// ted
module ted
(
	input         clk,				 
	input         reset,
	input  [15:0] addr_in,
	output [15:0] addr_out,
	input   [7:0] data_in,
	output  [7:0] data_out,
	input         rw,
	output        cpuclk,			 
	output  [6:0] color,				 
	output        csync,
	output reg    hsync,
	output reg    vsync,
	output reg    hblank,
	output reg    vblank_out,
	input         wide,
	output        ce_pix,
	output        irq,
	output        ba,
	output reg    cs_io,
	output reg    cs_ram,
	output reg    cs0,
	output reg    cs1,
	output reg    aec,
	output  [4:0] snd,
	output        pal,
	input   [7:0] k,
	input   [1:0] tvmode,
	output        cpuenable			 
);
export LEC_CHECK = 0
export ABC_AREA = 0
export CAP_MARGIN = 10
export CORE_ASPECT_RATIO = 1.5
export CORE_MARGIN = 3
export CORE_UTILIZATION = 65
export CTS_CLUSTER_SIZE = 14
export HOLD_SLACK_MARGIN = 0.22
export MAX_ROUTING_LAYER = met4
export SLEW_MARGIN = 35
export TNS_END_PERCENT = 35
create_clock -name core_clock -period 10.0 [get_ports {clk}]
run.sh (not shown) runs the stock make flow with config.mk's settings and CLKGATE_MAP_FILE=.
The baseline completed without violations.
==> next run, changes <==
Settings changed: ABC_AREA 0 to 1, CAP_MARGIN 10 to 20, CELL_PAD_IN_SITES_GLOBAL_PLACEMENT set to 2, CORE_ASPECT_RATIO 1.5 to unset, CORE_MARGIN 3 to 2, CORE_UTILIZATION 65 to 40, CTS_CLUSTER_DIAMETER set to 332, CTS_CLUSTER_SIZE 14 to unset, GPL_ROUTABILITY_DRIVEN set to 0, GPL_TIMING_DRIVEN set to 0, HOLD_SLACK_MARGIN 0.22 to -0.05, MAX_ROUTING_LAYER met4 to unset, SETUP_SLACK_MARGIN set to 1.83, TNS_END_PERCENT 35 to unset.
Combinational power came out higher by well over a third.
Worst hold slack degrades by 0.0047 ns.
Synthesized area hardly moves.
Count of clock-buffer cells in the layout came out higher by 61.
Final area came out higher by a few percent.
==> next run, changes <==
Settings changed: ABC_AREA 1 to 0, CAP_MARGIN 20 to 35, CELL_PAD_IN_SITES_GLOBAL_PLACEMENT 2 to unset, CORE_ASPECT_RATIO set to 1.5, CORE_MARGIN 2 to 3, CORE_UTILIZATION 40 to 65, CTS_CLUSTER_DIAMETER 332 to unset, CTS_CLUSTER_SIZE set to 73, GPL_ROUTABILITY_DRIVEN 0 to unset, GPL_TIMING_DRIVEN 0 to unset, HOLD_SLACK_MARGIN -0.05 to 0.22, MAX_ROUTING_LAYER set to met4, SETUP_SLACK_MARGIN 1.83 to unset, TNS_END_PERCENT set to 35.
Fmax climbs by 11%.
Register-to-register slack barely changes.
Final area goes down by 4.7%.
Non-clock buffer count drops by 296.
Setup slack is better by 0.60 ns.
Clock power is lower by 18%.
Count of clock-buffer cells in the layout decreases by 57.
==> next run, changes <==
Settings changed: ABC_AREA 0 to unset, CAP_MARGIN 35 to 20, CORE_ASPECT_RATIO 1.5 to unset, CORE_MARGIN 3 to 2, CORE_UTILIZATION 65 to 59, CTS_CLUSTER_SIZE 73 to unset, HOLD_SLACK_MARGIN 0.22 to unset, MAX_ROUTING_LAYER met4 to unset, SLEW_MARGIN 35 to 20, TNS_END_PERCENT 35 to unset.
Clock period 10.0 ns to 4.54 ns, I/O delays scaled along.
Effect: The new run ran to the end with no violations. Synthesized area stays the same. Final area goes up by 1.8%. Power went up by 130%. Sequential power increases by about 120%. Die size came out higher by about 8%. Utilization fell by 6.1 points. Sequential cell count is unchanged.

---

try-yarrow:
ted again, from the RTL that the note above started with.
Settings: LEC_CHECK=0, CAP_MARGIN=25, CORE_ASPECT_RATIO=0.67, CORE_MARGIN=2, CORE_UTILIZATION=72, CTS_CLUSTER_DIAMETER=174, GPL_TIMING_DRIVEN=1, MAX_ROUTING_LAYER=met5, PLACE_DENSITY=0.66, SETUP_SLACK_MARGIN=0.41, SLEW_MARGIN=20, TNS_END_PERCENT=25; clock period 3.34 ns.
try-yarrow: PASS, flow complete, no timing, DRC or antenna violations
#### Input delta (try-quartz over try-yarrow)
# try-yarrow
export LEC_CHECK = 0
export CAP_MARGIN = 25
export CORE_ASPECT_RATIO = 0.67
export CORE_MARGIN = 2
export CORE_UTILIZATION = 72
export CTS_CLUSTER_DIAMETER = 174
export GPL_TIMING_DRIVEN = 1
export MAX_ROUTING_LAYER = met5
export PLACE_DENSITY = 0.66
export SETUP_SLACK_MARGIN = 0.41
export SLEW_MARGIN = 20
export TNS_END_PERCENT = 25
create_clock -name core_clock -period 3.34 [get_ports {clk}]
# try-quartz
export LEC_CHECK = 0
export CAP_MARGIN = 20
export CORE_MARGIN = 2
export CORE_UTILIZATION = 59
export SLEW_MARGIN = 20
create_clock -name core_clock -period 5.27 [get_ports {clk}]
--- outcome ---
try-quartz completed end to end with timing, DRC and antenna clean.
Compared to try-yarrow, try-quartz has clock-cell share of area 1.1 points higher.
Relative to try-yarrow, setup slack increased by 0.89 ns in try-quartz.
try-quartz vs. try-yarrow: combinational fraction of the cell area rose by 0.65 points; number of global-route vias before repair decreased 6052; critical path depth now smaller.
The following lists how try-harbor was set up differently from try-quartz:
# try-quartz
export LEC_CHECK = 0
export CAP_MARGIN = 20
export CORE_MARGIN = 2
export CORE_UTILIZATION = 59
export SLEW_MARGIN = 20
create_clock -name core_clock -period 5.27 [get_ports {clk}]
# try-harbor
export LEC_CHECK = 0
export CAP_MARGIN = 20
export CORE_MARGIN = 2
export CORE_UTILIZATION = 72
export PLACE_DENSITY_LB_ADDON = 0.0
export SLEW_MARGIN = 20
create_clock -name core_clock -period 6.13 [get_ports {clk}]
[summary]
When try-harbor is measured against try-quartz, its share of power burned in the clock network turns out 0.5 points lower. Clock group total power on try-harbor is down relative to try-quartz. Row flop-to-flop setup slack: try-harbor higher / try-quartz lower. Via count normalized by instance count for try-harbor: 8.0% up relative to try-quartz. Tightest slew margin relative to the limit, try-harbor and try-quartz, higher one = try-harbor.
### try-harbor -> try-indigo
# try-harbor
export LEC_CHECK = 0
export CAP_MARGIN = 20
export CORE_MARGIN = 2
export CORE_UTILIZATION = 72
export PLACE_DENSITY_LB_ADDON = 0.0
export SLEW_MARGIN = 20
create_clock -name core_clock -period 6.13 [get_ports {clk}]
# try-indigo
export LEC_CHECK = 0
export CAP_MARGIN = 20
export CORE_MARGIN = 2
export CORE_UTILIZATION = 72
export CTS_CLUSTER_DIAMETER = 354
export CTS_CLUSTER_SIZE = 22
export PLACE_DENSITY_LB_ADDON = 0.0
export SLEW_MARGIN = 20
create_clock -name core_clock -period 6.13 [get_ports {clk}]
Findings:
Per the final summary, try-indigo finished and its layout is clean on timing, DRC and antenna.
Summary of try-indigo over try-harbor: final area saw a decrease, clock network fraction of total power saw a decrease, wire length saw a decrease, vias per cell saw a decrease, total cell area at the placement stage saw little to no change.
Where worst hold-check slack is concerned, try-harbor is better than try-indigo.

---

Starting RTL as in the previous note.
Design ted, start of the top module:
module ted
(
	input         clk,				 
	input         reset,
	input  [15:0] addr_in,
	output [15:0] addr_out,
	input   [7:0] data_in,
	output  [7:0] data_out,
	input         rw,
	output        cpuclk,			 
	output  [6:0] color,				 
	output        csync,
	output reg    hsync,
	output reg    vsync,
	output reg    hblank,
	output reg    vblank_out,
	input         wide,
	output        ce_pix,
	output        irq,
	output        ba,
	output reg    cs_io,
	output reg    cs_ram,
	output reg    cs0,
	output reg    cs1,
	output reg    aec,
	output  [4:0] snd,
	output        pal,
	input   [7:0] k,
	input   [1:0] tvmode,
	output        cpuenable			 
);
parameter TIMER1LO=6'h00;
parameter TIMER1HI=6'h01;
parameter TIMER2LO=6'h02;
parameter TIMER2HI=6'h03;
parameter TIMER3LO=6'h04;
parameter TIMER3HI=6'h05;
parameter CONTROL1=6'h06;
parameter CONTROL2=6'h07;
parameter KEYLATCH=6'h08;
parameter IRQ		=6'h09;
parameter IRQEN	=6'h0A;
parameter RASTER	=6'h0B;
parameter CURPOSHI=6'h0C;
parameter CURPOSLO=6'h0D;
parameter CH1FREQLO=6'h0E;
parameter CH2FREQLO=6'h0F;
parameter CH2FREQHI=6'h10;
parameter SOUNDCTRL=6'h11;
parameter BMAPBASE=6'h12;
parameter CHARBASE=6'h13;
parameter VIDEOBASE=6'h14;
parameter BGCOLOR0=6'h15;
parameter BGCOLOR1=6'h16;
parameter BGCOLOR2=6'h17;
parameter BGCOLOR3=6'h18;
parameter EXCOLOR=6'h19;
parameter CHARPOSRELOADHI=6'h1A;
parameter CHARPOSRELOADLO=6'h1B;
parameter VSCANPOSHI=6'h1C;
parameter VSCANPOSLO=6'h1D;
parameter HSCANPOS=6'h1E;
parameter FLASH_VERTSUB=6'h1F;
parameter ROMEN=6'h3E;
parameter RAMEN=6'h3F;
localparam IDLE=3'b000,THALT1=3'b001,THALT2=3'b010,THALT3=3'b011,TDMA=3'b100;
reg [2:0] dma_state,dma_nextstate;			 
reg [15:0] timer1,timer1_reload;													 
reg [15:0] timer2;																			 
reg [15:0] timer3;																			 
reg test,ecm,bmm,den,rsel;										 
reg [2:0] yscroll;																				 
reg bmm_reg,ecm_reg;																	 
reg reverse,stop,mcm,csel;									          
reg [2:0] xscroll;																				 
reg reverse_reg,mcm_reg;																 
reg [7:0] keylatch;																			 
reg Cnt1Irq,Cnt2Irq,Cnt3Irq,RasterIrq;
  ...
make LEC_CHECK=0 CAP_MARGIN=0 CORE_ASPECT_RATIO=0.89 CORE_MARGIN=2 CORE_UTILIZATION=72 CTS_CLUSTER_SIZE=43 HOLD_SLACK_MARGIN=-0.08 SETUP_SLACK_MARGIN=0.64 SLEW_MARGIN=20 finish   # period 3.31 ns
The first run completed with no timing, DRC or antenna violations.
==> next run, changes <==
Settings changed: CAP_MARGIN 0 to 20, CORE_ASPECT_RATIO 0.89 to unset, CORE_UTILIZATION 72 to 40, CTS_CLUSTER_SIZE 43 to unset, HOLD_SLACK_MARGIN -0.08 to unset, SETUP_SLACK_MARGIN 0.64 to unset.
Clock period 3.31 ns to 5.95 ns, I/O delays scaled along.
Result:
- The new run went through all stages and came out clean
- worst setup slack improves by 1300 ps
- clock skew shrinks by 42 ps
- die size grows by well over a third
- critical path depth shrinks by 1
- clock-buffer cell count grows by 38
- routed wire length shrinks by about a fifth
==> next run, changes <==
Settings changed: ABC_AREA set to 1, CORE_UTILIZATION 40 to 62.
Clock period 5.95 ns to 8.2 ns, I/O delays scaled along.
Power shrinks by 32%.
Synthesized cell count grows by 8.7%.
Count of clock-buffer cells in the layout shrinks by 28.
Cell area shrinks by 3.0%.
Register-to-register slack improves by 1500 ps.
Wire length shrinks by 1.2%.
Sequential cell count is unchanged.
==> next run, changes <==
Settings changed: ABC_AREA 1 to unset, CORE_UTILIZATION 62 to 72, SETUP_SLACK_MARGIN set to 0.85.
Clock period 8.2 ns to 3.39 ns, I/O delays scaled along.
The changed run finished clean.
Final area grows by 5.4%.
Hold slack is better by 80 ps.
Via count grows by 4.9%.
Total power increases by 150%.
Global-route usage came out higher by 7.2 points.
Final cell count goes down by 6.8%.

---

ted again, from the RTL that the note above started with.
Settings: LEC_CHECK=0, CAP_MARGIN=15, CORE_ASPECT_RATIO=0.56, CORE_MARGIN=2, CORE_UTILIZATION=50, CTS_CLUSTER_SIZE=43, PLACE_DENSITY_LB_ADDON=0.13, SLEW_MARGIN=20; clock period 9.66 ns.
Then changed:
Settings changed: CAP_MARGIN 15 to 20, CORE_ASPECT_RATIO 0.56 to not set, CORE_UTILIZATION 50 to 14, CTS_CLUSTER_SIZE 43 to not set, PLACE_DENSITY_LB_ADDON 0.13 to not set.
Clock period 9.66 ns to 15.0 ns, I/O delays scaled along.
The changed run completed with no timing, DRC or antenna violations.
Cell count rises by 44%.
Routed wire length falls by 4.0%.
Worst setup slack gains 3.9 ns.
Hold slack barely changes.
Clock skew rises by 0.0066 ns.
Global-route usage falls by 24 points.
Design area rises by about 8%.
Power falls by 34%.
Clock-buffer cell count rises by 10.
Utilization falls by 39 points.
Then changed:
Settings changed: CORE_UTILIZATION 14 to 40, SETUP_SLACK_MARGIN set to -0.32.
Clock period 15.0 ns to 5.95 ns, I/O delays scaled along.
Setup slack is worse by 6.5 ns.
Power is higher to 2.7 times its value.
Cell count is lower by 28%.
Final area is lower by 4.9%.
Synthesized cell count stays the same.
Critical path depth is higher by 5.
Routed wire length is lower by 0.37%.
Hold slack is worse by 0.0053 ns.
Sequential share of layout area is higher by 2.0 points.
Clock power is higher to 2.9 times its value.
Utilization is higher by 29 points.
Then changed:
Settings changed: CORE_UTILIZATION 40 to 70, CTS_CLUSTER_SIZE set to 43, SETUP_SLACK_MARGIN -0.32 to 0.87.
Clock period 5.95 ns to 3.49 ns, I/O delays scaled along.
What happened: Die size went down by about 40%; clock power increases by 47%; worst setup slack got worse by 1.0 ns; global-route usage went up by 19 points; via count is higher by about 9%; area after synthesis is unchanged; final cell count came out lower by about 7%; power went up by 59%.
Then changed:
Settings changed: CAP_MARGIN 20 to 0, SETUP_SLACK_MARGIN 0.87 to 0.64.
Clock period 3.49 ns to 3.31 ns, I/O delays scaled along.
- final area is higher slightly
- critical path depth stays the same
- power goes up by a few percent
- routed wire length shrinks by a few percent
- global-route usage drops by 0.97 points
- worst setup slack degrades by 0.12 ns

---

ted again, from the RTL that the note above started with.
export LEC_CHECK = 0
export ABC_AREA = 1
export CAP_MARGIN = 25
export CELL_PAD_IN_SITES_DETAIL_PLACEMENT = 2
export CORE_ASPECT_RATIO = 0.63
export CORE_MARGIN = 8
export CORE_UTILIZATION = 42
export CTS_CLUSTER_DIAMETER = 110
export CTS_CLUSTER_SIZE = 87
export GPL_TIMING_DRIVEN = 1
export HOLD_SLACK_MARGIN = 0.13
export MAX_ROUTING_LAYER = met5
export MIN_ROUTING_LAYER = met2
export PLACE_DENSITY = 0.75
export SETUP_SLACK_MARGIN = 0.72
export SLEW_MARGIN = 20
export TNS_END_PERCENT = 20
create_clock -name core_clock -period 6.91 [get_ports {clk}]
The starting point failed in detailed placement.
==> next run, changes <==
- ABC_AREA: 1 -> not set
- CAP_MARGIN: 25 -> 20
- CELL_PAD_IN_SITES_DETAIL_PLACEMENT: 2 -> not set
- CORE_ASPECT_RATIO: 0.63 -> not set
- CORE_MARGIN: 8 -> 2
- CORE_UTILIZATION: 42 -> 40
- CTS_CLUSTER_DIAMETER: 110 -> not set
- CTS_CLUSTER_SIZE: 87 -> not set
- GPL_TIMING_DRIVEN: 1 -> not set
- HOLD_SLACK_MARGIN: 0.13 -> not set
- MAX_ROUTING_LAYER: met5 -> not set
- MIN_ROUTING_LAYER: met2 -> not set
- PLACE_DENSITY: 0.75 -> not set
- SETUP_SLACK_MARGIN: 0.72 -> not set
- TNS_END_PERCENT: 20 -> not set
- clock period: 6.91 -> 3.5 ns (I/O delays scaled with it)
With this change the flow finished clean.
Area after synthesis hardly moves.
Synthesized cell count goes down by 8.0%.
Die area is lower by 1.8%.

---

build 12:
Starting RTL as in the previous note.
==> flow/design.v (excerpt) <==
module ted
(
	input         clk,				 
	input         reset,
	input  [15:0] addr_in,
	output [15:0] addr_out,
	input   [7:0] data_in,
	output  [7:0] data_out,
	input         rw,
	output        cpuclk,			 
	output  [6:0] color,				 
	output        csync,
	output reg    hsync,
	output reg    vsync,
	output reg    hblank,
	output reg    vblank_out,
	input         wide,
	output        ce_pix,
	output        irq,
	output        ba,
	output reg    cs_io,
	output reg    cs_ram,
	output reg    cs0,
	output reg    cs1,
	output reg    aec,
	output  [4:0] snd,
	output        pal,
	input   [7:0] k,
	input   [1:0] tvmode,
	output        cpuenable			 
);
Settings: LEC_CHECK=0, CAP_MARGIN=0, CORE_ASPECT_RATIO=0.88, CORE_MARGIN=2, CORE_UTILIZATION=72, CTS_CLUSTER_DIAMETER=29, CTS_CLUSTER_SIZE=43, GPL_TIMING_DRIVEN=1, HOLD_SLACK_MARGIN=0.27, MAX_ROUTING_LAYER=met5, PLACE_DENSITY_LB_ADDON=0.01, SETUP_SLACK_MARGIN=0.91, SLEW_MARGIN=20, TNS_END_PERCENT=20; clock period 3.41 ns.
Build 12 | ERROR | 5_1_grt
Input changes introduced in build 27 (baseline for comparison: build 12):
Settings: CORE_ASPECT_RATIO: 0.88 -> 0.67; HOLD_SLACK_MARGIN: 0.27 -> unset; CTS_CLUSTER_SIZE: 43 -> unset; PLACE_DENSITY_LB_ADDON: 0.01 -> unset; SETUP_SLACK_MARGIN: 0.91 -> 0.41; PLACE_DENSITY: unset -> 0.66; TNS_END_PERCENT: 20 -> 25; the clock period (ns, I/O delays scaled along): 3.41 -> 3.34.
[summary]
Higher setup slack after placement among build 27 and build 12: build 27. Diff build 12..build 27 | H-tree depth | negligible. Build 27 did not stop at any stage, and its layout met the timing, design-rule and antenna checks. Compared with build 12, build 27 shows a pre-placement core utilization that is 0.62 points lower. Build 27 against build 12: die size flat, synthesis area per yosys flat, placed wire-length estimate after detailed placement up about 6%, number of instances in the synthesized netlist flat.
Modified inputs, build 79 compared to build 27
Settings: CTS_CLUSTER_DIAMETER now 174, was 29; CAP_MARGIN now 25, was 0; CORE_UTILIZATION now 57, was 72; PLACE_DENSITY now 0.37, was 0.66; the clock period (ns, I/O delays scaled along) now 3.69, was 3.34.
## What came out
No stage failed in build 79, and the final checks on the layout all came back clean. Final antenna diode count | build 79 below build 27. Diff build 27 -> build 79 | power | decrease of about 20%. Vias per cell in build 79 vs build 27: down about 14%. Looking at timing endpoint of the critical path, the cpuenable result is from build 79; the snd[3] one comes from build 27. Re first-pass GRT wire length: build 79 is 14% down on build 27.
Here is what was changed in the inputs of build 95 compared with build 79.
Settings: GPL_TIMING_DRIVEN: 1 -> 0; SETUP_SLACK_MARGIN: 0.41 -> 1.88; CORE_UTILIZATION: 57 -> 24; the clock period (ns, I/O delays scaled along): 3.69 -> 6.91.
Notes after the runs:
In build 95 relative to build 79, largest voltage drop on the vdd net had gone down by more than half. Build 95 ended with more total length of routed met3 wires than build 79. Build 95 vs. build 79: clock network fraction of total power went up by 4.0 points. The worst min-delay path category comes out primary input to flop in one run and flop to flop in the other, namely in build 79 and build 95 respectively. Summary: with build 79 as the reference, number of tapcells in build 95 moved up by more than 100%. Power, build 95 and build 79, higher one = build 79. Compared with build 79, build 95 shows a higher cell total after placement. Global-route usage in build 95 is 15 points below build 79.
Power is estimated from default activity; no workload was simulated.
